==> run B <==
==> flow/design.v (excerpt) <==
module TPU(
    clk,
    rst_n,
    in_valid,
    K,
    M,
    N,
    busy,
    A_wr_en,
    A_index,
    A_data_in,
    A_data_out,
    B_wr_en,
    B_index,
    B_data_in,
    B_data_out,
    C_wr_en,
    C_index,
    C_data_in,
    C_data_out
);
Settings: LEC_CHECK=0, ABC_AREA=1, CAP_MARGIN=20, CORE_MARGIN=2, CORE_UTILIZATION=70, PLACE_DENSITY=0.6, SETUP_SLACK_MARGIN=-0.23, SLEW_MARGIN=20; clock period 3.23 ns.
run.sh (not shown) runs the stock make flow with config.mk's settings and CLKGATE_MAP_FILE=.
==> run Y (differences from run B) <==
- ABC_AREA: 1 -> unset
- CAP_MARGIN: 20 -> 40
- CORE_UTILIZATION: 70 -> 72
- CTS_CLUSTER_DIAMETER: unset -> 204
- CTS_CLUSTER_SIZE: unset -> 15
- PLACE_DENSITY: 0.6 -> unset
- PLACE_DENSITY_LB_ADDON: unset -> 0.03
- SETUP_SLACK_MARGIN: -0.23 -> 1.51
==> flow/constraint.sdc (replaced) <==
create_clock -name core_clock -period 5.14 [get_ports {clk}]
set_input_delay 1.0280 -clock core_clock [delete_from_list [all_inputs] [get_ports {clk}]]
set_output_delay 1.0280 -clock core_clock [all_outputs]
set_load 0.01 [all_outputs]
==> run F (differences from run B) <==
- ABC_AREA: 1 -> 0
- CAP_MARGIN: 20 -> 5
- CELL_PAD_IN_SITES_DETAIL_PLACEMENT: unset -> 0
- CORE_ASPECT_RATIO: unset -> 1.44
- CORE_UTILIZATION: 70 -> 46
- CTS_CLUSTER_DIAMETER: unset -> 113
- GPL_TIMING_DRIVEN: unset -> 1
- HOLD_SLACK_MARGIN: unset -> 0.08
- MAX_ROUTING_LAYER: unset -> met5
- PLACE_DENSITY: 0.6 -> unset
- PLACE_DENSITY_LB_ADDON: unset -> 0.04
- SETUP_SLACK_MARGIN: -0.23 -> unset
==> flow/constraint.sdc (replaced) <==
create_clock -name core_clock -period 4.74 [get_ports {clk}]
set_input_delay 0.9480 -clock core_clock [delete_from_list [all_inputs] [get_ports {clk}]]
set_output_delay 0.9480 -clock core_clock [all_outputs]
set_load 0.01 [all_outputs]
==> results <==
item                                                                                             run B                            run F                            run Y
Fraction of power consumed by the clock network                                                      -                            25.8%                            19.7%
Layout buffer count excluding clock buffers                                                          -                             1472                              813
Origin of the worst setup path                                                                       -                         M_reg[1]                        tile_n[4]
Comb area share                                                                                      -                            51.7%                            55.2%
Number of max-slew violations in the final report                                                    -                                0                                0
Wire per inst                                                                                        -                          19.4 µm                          20.3 µm
Cell at the slowest stage of the critical path                                                       -            sky130_fd_sc_hd__fa_1            sky130_fd_sc_hd__fa_1
Slowest stage delay, CP                                                                              -                          0.53 ns                          0.54 ns
Multi-input gate count                                                                               -                             6722                             6722
Path category of the worst min-delay check                                                           -                          reg2reg                         in2async
End-of-flow core utilization                                                                         -                            57.8%                            83.0%
Endpoint class of the critical path                                                                  -                         register                         register
Largest cell class by area                                                                           -  multi-input combinational cells  multi-input combinational cells
Footprint of the flip-flops and latches                                                              -                        31000 µm²                        31000 µm²
Fmax achieved                                                                                        -                        0.202 GHz                        0.199 GHz
Placement row count                                                                                142                              204                              136
Total via count after detailed routing                                                               -                            73800                            74800
Actual slew at the worst max-slew pin                                                                -                          1.16 ns                          1.06 ns
Result of the run                                                            aborted with a tool error         finished with violations  no timing/DRC/antenna violations
Failing step                                                                  global routing (5_1_grt)                                -                                -
Layout check failures                                                                                -                     setup timing                                -
Clock edge transition at the registers on the reported setup and hold paths                          -                          0.06 ns                          0.08 ns
Net switching share of the total power                                                               -                            37.2%                            39.9%
Post-synthesis simple-gate area fraction                                                         18.0%                            16.1%                            16.1%
Kind of critical path                                                                                -                          reg2reg                          reg2reg
Inserted Clock Buffers                                                                             137                              146                               89
Met3 wire length                                                                                     -                          8.93 mm                          19.6 mm

==> 12-04: inputs <==
==> flow/design.v <==
module PE(
    rst_n,
    in_valid,
    clk,
    up_in,
    left_in,
    right_out,
    down_out,
    result_out
);
input clk;
input rst_n;
input [7:0] up_in, left_in;
input in_valid;
output reg [7:0] right_out, down_out;
output reg [31:0] result_out;
always @(posedge clk or negedge rst_n) begin
    if(!rst_n) begin
        result_out <= 0;
        right_out <= 0;
        down_out <= 0;
    end
    else if(in_valid) begin
        result_out <= 0;
        right_out <= 0;
        down_out <= 0;
    end
    else begin
        result_out <= result_out + up_in * left_in;
        right_out <= left_in;
        down_out <= up_in;
    end
end
endmodule
module buffer (
    input clk,
    input rst_n,
    input in_valid,
    input [31:0] data_in,
    output reg [31:0] data_out
);
reg [7:0] r1_temp1;
reg [7:0] r2_temp1, r2_temp2;
reg [7:0] r3_temp1, r3_temp2, r3_temp3;
always @(posedge clk or negedge rst_n) begin
    if (!rst_n) begin
        data_out <= 32'b0;
        r1_temp1 <= 8'b0;
        r2_temp1 <= 8'b0;
        r2_temp2 <= 8'b0;
        r3_temp1 <= 8'b0;
        r3_temp2 <= 8'b0;
        r3_temp3 <= 8'b0;
    end 
    else if(in_valid) begin
        data_out <= 32'b0;
        r1_temp1 <= 8'b0;
        r2_temp1 <= 8'b0;
        r2_temp2 <= 8'b0;
        r3_temp1 <= 8'b0;
        r3_temp2 <= 8'b0;
        r3_temp3 <= 8'b0;
    end
    else begin
        r1_temp1 <= data_in[23:16];
        r2_temp1 <= r2_temp2;
        r2_temp2 <= data_in[15:8];
        r3_temp1 <= r3_temp2;
        r3_temp2 <= r3_temp3;
        r3_temp3 <= data_in[7:0];
        data_out <= {data_in[31:24], r1_temp1, r2_temp1, r3_temp1};
    end
end 
endmodule
module systolic_array(
    rst_n,
    in_valid,
    clk,
    in_a,
    in_b,
    out_c_r1,
    out_c_r2,
    out_c_r3,
    out_c_r4
);
input rst_n;
input in_valid;
input clk;
input [31:0] in_a;
input [31:0] in_b;
output [127:0] out_c_r1; 
output [127:0] out_c_r2;
output [127:0] out_c_r3;
output [127:0] out_c_r4;
wire [7:0] vertical_wire[4:0][3:0]; 
wire [7:0] horizontal_wire[3:0][4:0];  
wire [31:0] c_wire[3:0][3:0]; 
assign vertical_wire[0][0] = in_b[31:24];  
assign vertical_wire[0][1] = in_b[23:16];  
assign vertical_wire[0][2] = in_b[15:8];  
assign vertical_wire[0][3] = in_b[7:0];   
assign horizontal_wire[0][0] = in_a[31:24];  
assign horizontal_wire[1][0] = in_a[23:16];  
assign horizontal_wire[2][0] = in_a[15:8];   
assign horizontal_wire[3][0] = in_a[7:0];    
genvar i,j;
generate
    for(i=0;i<4;i=i+1) begin:ROW
        for(j=0;j<4;j=j+1) begin:COL
            PE pe(
                .rst_n(rst_n),
                .in_valid(in_valid),
                .clk(clk),
                .up_in(vertical_wire[i][j]),
                .left_in(horizontal_wire[i][j]),
                .right_out(horizontal_wire[i][j+1]),
                .down_out(vertical_wire[i+1][j]),
                .result_out(c_wire[i][j])
            );
        end
    end
endgenerate
assign out_c_r1 = {c_wire[0][0], c_wire[0][1], c_wire[0][2], c_wire[0][3]};
assign out_c_r2 = {c_wire[1][0], c_wire[1][1], c_wire[1][2], c_wire[1][3]};
assign out_c_r3 = {c_wire[2][0], c_wire[2][1], c_wire[2][2], c_wire[2][3]};
assign out_c_r4 = {c_wire[3][0], c_wire[3][1], c_wire[3][2], c_wire[3][3]};
endmodule
module TPU(
    clk,
    rst_n,
    in_valid,
    K,
    M,
    N,
    busy,
    A_wr_en,
    A_index,
    A_data_in,
    A_data_out,
    B_wr_en,
    B_index,
    B_data_in,
    B_data_out,
    C_wr_en,
    C_index,
    C_data_in,
    C_data_out
);
input clk;
input rst_n;
input            in_valid;
input [7:0]      K;
input [7:0]      M;
input [7:0]      N;
output reg       busy;
output reg          A_wr_en;
output reg [15:0]   A_index;
output     [31:0]   A_data_in;
input  [31:0]       A_data_out;
output reg          B_wr_en;
output reg [15:0]   B_index;
output     [31:0]   B_data_in;
input  [31:0]       B_data_out;
output reg          C_wr_en;
output reg [15:0]   C_index;
output reg [127:0]  C_data_in;
input  [127:0]      C_data_out;
assign A_data_in = 32'd0;
assign B_data_in = 32'd0;
reg [31:0] A_buffer_in, B_buffer_in;
reg [31:0] A_buffer_out, B_buffer_out;
wire [127:0] c_out[3:0];
buffer weight_buffer_A (
    .clk(clk),
    .rst_n(rst_n),
    .in_valid(in_valid),
    .data_in(A_buffer_in),
    .data_out(A_buffer_out)
);
buffer input_buffer_B (
    .clk(clk),
    .rst_n(rst_n),
    .in_valid(in_valid),
    .data_in(B_buffer_in),
    .data_out(B_buffer_out)
);
reg sa_valid;
systolic_array SA (
    .rst_n(rst_n),
    .in_valid(sa_valid),
    .clk(clk),
    .in_a(A_buffer_out),
    .in_b(B_buffer_out),
    .out_c_r1(c_out[0]),
    .out_c_r2(c_out[1]),
    .out_c_r3(c_out[2]),
    .out_c_r4(c_out[3])
);
reg [7:0] M_reg, N_reg, K_reg;
reg [7:0] tile_m, tile_n, tile_k;
reg [7:0] max_tile_m, max_tile_n, max_tile_k;
wire [127:0] c_row0 = c_out[0];
wire [127:0] c_row1 = c_out[1];
wire [127:0] c_row2 = c_out[2];
wire [127:0] c_row3 = c_out[3];
integer i, j;
localparam IDLE = 3'd0;
localparam LOAD = 3'd1;
localparam CALC = 3'd2;
localparam WRITEBACK = 3'd3;
localparam DONE = 3'd4;
reg [3:0] state, next_state;
reg [7:0] load_cnt, calc_cnt, wb_cnt;
reg [15:0] A_addr, B_addr, C_addr;
always @(*) begin
    if(tile_k == max_tile_k - 1) begin
        if(tile_k * 4 + load_cnt > K_reg) begin
            A_addr = (((tile_m * K_reg) + K_reg)) ;
            B_addr = (((tile_n * K_reg) + K_reg));
        end
        else begin
            A_addr = (((tile_m * K_reg) + (tile_k * 4))) + load_cnt;
            B_addr = (((tile_n * K_reg) + (tile_k * 4))) + load_cnt;
        end
    end
    else begin
        A_addr = (((tile_m * K_reg) + (tile_k * 4))) + load_cnt;
        B_addr = (((tile_n * K_reg) + (tile_k * 4))) + load_cnt;
    end
    C_addr = ((tile_n * M_reg) + (tile_m * 4)) + wb_cnt;
end
reg [15:0] next_tile_m, next_tile_n;
always @(*) begin
    if(tile_n < max_tile_n - 1) begin
        next_tile_n = tile_n + 1;
        next_tile_m = tile_m;
    end
    else begin
        next_tile_n = 0;
        if(tile_m < max_tile_m - 1) begin
            next_tile_m = tile_m + 1;
        end
        else begin
            next_tile_m = 0;
        end
    end
end
always @(posedge clk or negedge rst_n) begin
    if(!rst_n) begin
        M_reg <= 0;
        N_reg <= 0;
        K_reg <= 0;
        max_tile_m <= 0;
        max_tile_n <= 0; 
        max_tile_k <= 0;
        tile_k <= 0;
    end
    else if(in_valid) begin
        M_reg <= M;
        N_reg <= N;
        K_reg <= K;
        max_tile_m <= (M + 3) >> 2;  
        max_tile_n <= (N + 3) >> 2; 
        max_tile_k <= (K + 3) >> 2; 
        tile_k <= 0;
    end
end
always @(*) begin
    case(state)
        IDLE: begin
            if(in_valid)
                next_state = LOAD;
            else
                next_state = IDLE;
        end
        LOAD: begin
            if(load_cnt > K_reg || tile_k * 4 + load_cnt > K_reg) 
                next_state = CALC;
            else
                next_state = LOAD;
        end
        CALC: begin
            if(calc_cnt == 7)
                next_state = WRITEBACK;    
            else
                next_state = CALC;
        end
        WRITEBACK: begin
            if(wb_cnt > 3 || tile_m * 4 + wb_cnt >= M_reg) begin
                if(tile_n < max_tile_n - 1 || tile_m < max_tile_m - 1)
                    next_state = LOAD;
                else
                    next_state = DONE;
            end
            else
                next_state = WRITEBACK;
        end
        DONE: begin
            next_state = IDLE;
        end
        default: next_state = IDLE;
    endcase
end
always @(posedge clk or negedge rst_n) begin
    if(!rst_n) begin
        busy <= 0;
        A_wr_en <= 0;
        B_wr_en <= 0;
        C_wr_en <= 0;
        A_index <= 0;
        B_index <= 0;
        C_index <= 0;
        load_cnt <= 0;
        calc_cnt <= 0;
        wb_cnt <= 0;
        sa_valid <= 0;
        tile_m <= 0;
        tile_n <= 0;
        state <= IDLE;
    end
    else begin
        state <= next_state;
        case(state)
            IDLE: begin
                if(in_valid) begin
                    busy <= 1;
                    load_cnt <= 0;
                    calc_cnt <= 0;
                    wb_cnt <= 0;
                    sa_valid <= 1;
                end
                else begin
                    busy <= 0;
                end
                A_buffer_in <= 0;
                B_buffer_in <= 0;
                C_wr_en <= 0;
            end
            LOAD: begin
                A_index <= A_addr;
                B_index <= B_addr;
                sa_valid <= 0;
                if(tile_k * 4 + load_cnt > K_reg) begin
                    A_buffer_in <= 0; 
                    B_buffer_in <= 0;
                end
                else if(load_cnt == 0) begin
                    A_buffer_in <= 0; 
                    B_buffer_in <= 0;
                end
                else begin
                    A_buffer_in <= A_data_out;
                    B_buffer_in <= B_data_out;
                end
                if(load_cnt > K_reg) begin
                    load_cnt <= 0;
                end
                else begin
                    load_cnt <= load_cnt + 1;
                end
            end
            CALC: begin
                A_buffer_in <= 0;
                B_buffer_in <= 0;
                if(calc_cnt == 7) begin
                    calc_cnt <= 0;
                end
                else begin
                    calc_cnt <= calc_cnt + 1;
                end
            end
            WRITEBACK: begin
                if(wb_cnt <= 3 && tile_m * 4 + wb_cnt < M_reg) begin
                    C_wr_en <= 1;
                    C_index <= C_addr;
                    C_data_in <= c_out[wb_cnt];
                    wb_cnt <= wb_cnt + 1;
                end
                else begin
                    C_wr_en <= 0;
                    sa_valid <= 1;
                    tile_m <= next_tile_m;
                    tile_n <= next_tile_n;
                    wb_cnt <= 0;
                end
            end
            DONE: begin
                busy <= 0;
                C_wr_en <= 0;
            end
        endcase
        if(in_valid) begin
            tile_m <= 0;
            tile_n <= 0;
        end
    end
end
endmodule
==> flow/run.sh <==
#!/bin/bash
# the make line also repeats each setting of config.mk as NAME=value (left out here)
make -C /OpenROAD-flow-scripts/flow DESIGN_CONFIG=/design/flow/config.mk WORK_HOME=/design/flow/orfs CLKGATE_MAP_FILE= finish
==> flow/config.mk <==
export PLATFORM = sky130hd
export DESIGN_NAME = TPU
export DESIGN_NICKNAME = TPU
export VERILOG_FILES = /design/flow/design.v
export SDC_FILE = /design/flow/constraint.sdc
export NUM_CORES = 4
export LEC_CHECK = 0
export ABC_AREA = 1
export CAP_MARGIN = 20
export CORE_ASPECT_RATIO = 0.86
export CORE_MARGIN = 2
export CORE_UTILIZATION = 72
export CTS_CLUSTER_SIZE = 46
export GPL_ROUTABILITY_DRIVEN = 1
export HOLD_SLACK_MARGIN = 0.27
export MAX_ROUTING_LAYER = met5
export MIN_ROUTING_LAYER = met1
export PLACE_DENSITY = 0.66
export SETUP_SLACK_MARGIN = 0.84
export SLEW_MARGIN = 5
export TNS_END_PERCENT = 75
==> flow/constraint.sdc <==
create_clock -name core_clock -period 3.23 [get_ports {clk}]
set_input_delay 0.6460 -clock core_clock [delete_from_list [all_inputs] [get_ports {clk}]]
set_output_delay 0.6460 -clock core_clock [all_outputs]
set_load 0.01 [all_outputs]
==> 10-03: changes against 12-04 <==
==> flow/config.mk (replaced) <==
export PLATFORM = sky130hd
export DESIGN_NAME = TPU
export DESIGN_NICKNAME = TPU
export VERILOG_FILES = /design/flow/design.v
export SDC_FILE = /design/flow/constraint.sdc
export NUM_CORES = 4
export LEC_CHECK = 0
export ABC_AREA = 1
export CAP_MARGIN = 20
export CORE_MARGIN = 2
export CORE_UTILIZATION = 70
export HOLD_SLACK_MARGIN = 0.28
export SETUP_SLACK_MARGIN = -0.32
export SLEW_MARGIN = 20
==> flow/constraint.sdc (replaced) <==
create_clock -name core_clock -period 4.08 [get_ports {clk}]
set_input_delay 0.8160 -clock core_clock [delete_from_list [all_inputs] [get_ports {clk}]]
set_output_delay 0.8160 -clock core_clock [all_outputs]
set_load 0.01 [all_outputs]
==> comparison <==
12-04 aborted during 5_1_grt on GRT-0116. 10-03 finished but fails on negative setup slack. In synthesized cell count, 10-03 and 12-04 do not differ. In area after synthesis, 12-04 and 10-03 do not differ. Die size: 12-04 is smaller than 10-03 (2.7%).
No activity file was given, so power comes from the tool's default toggle rates.
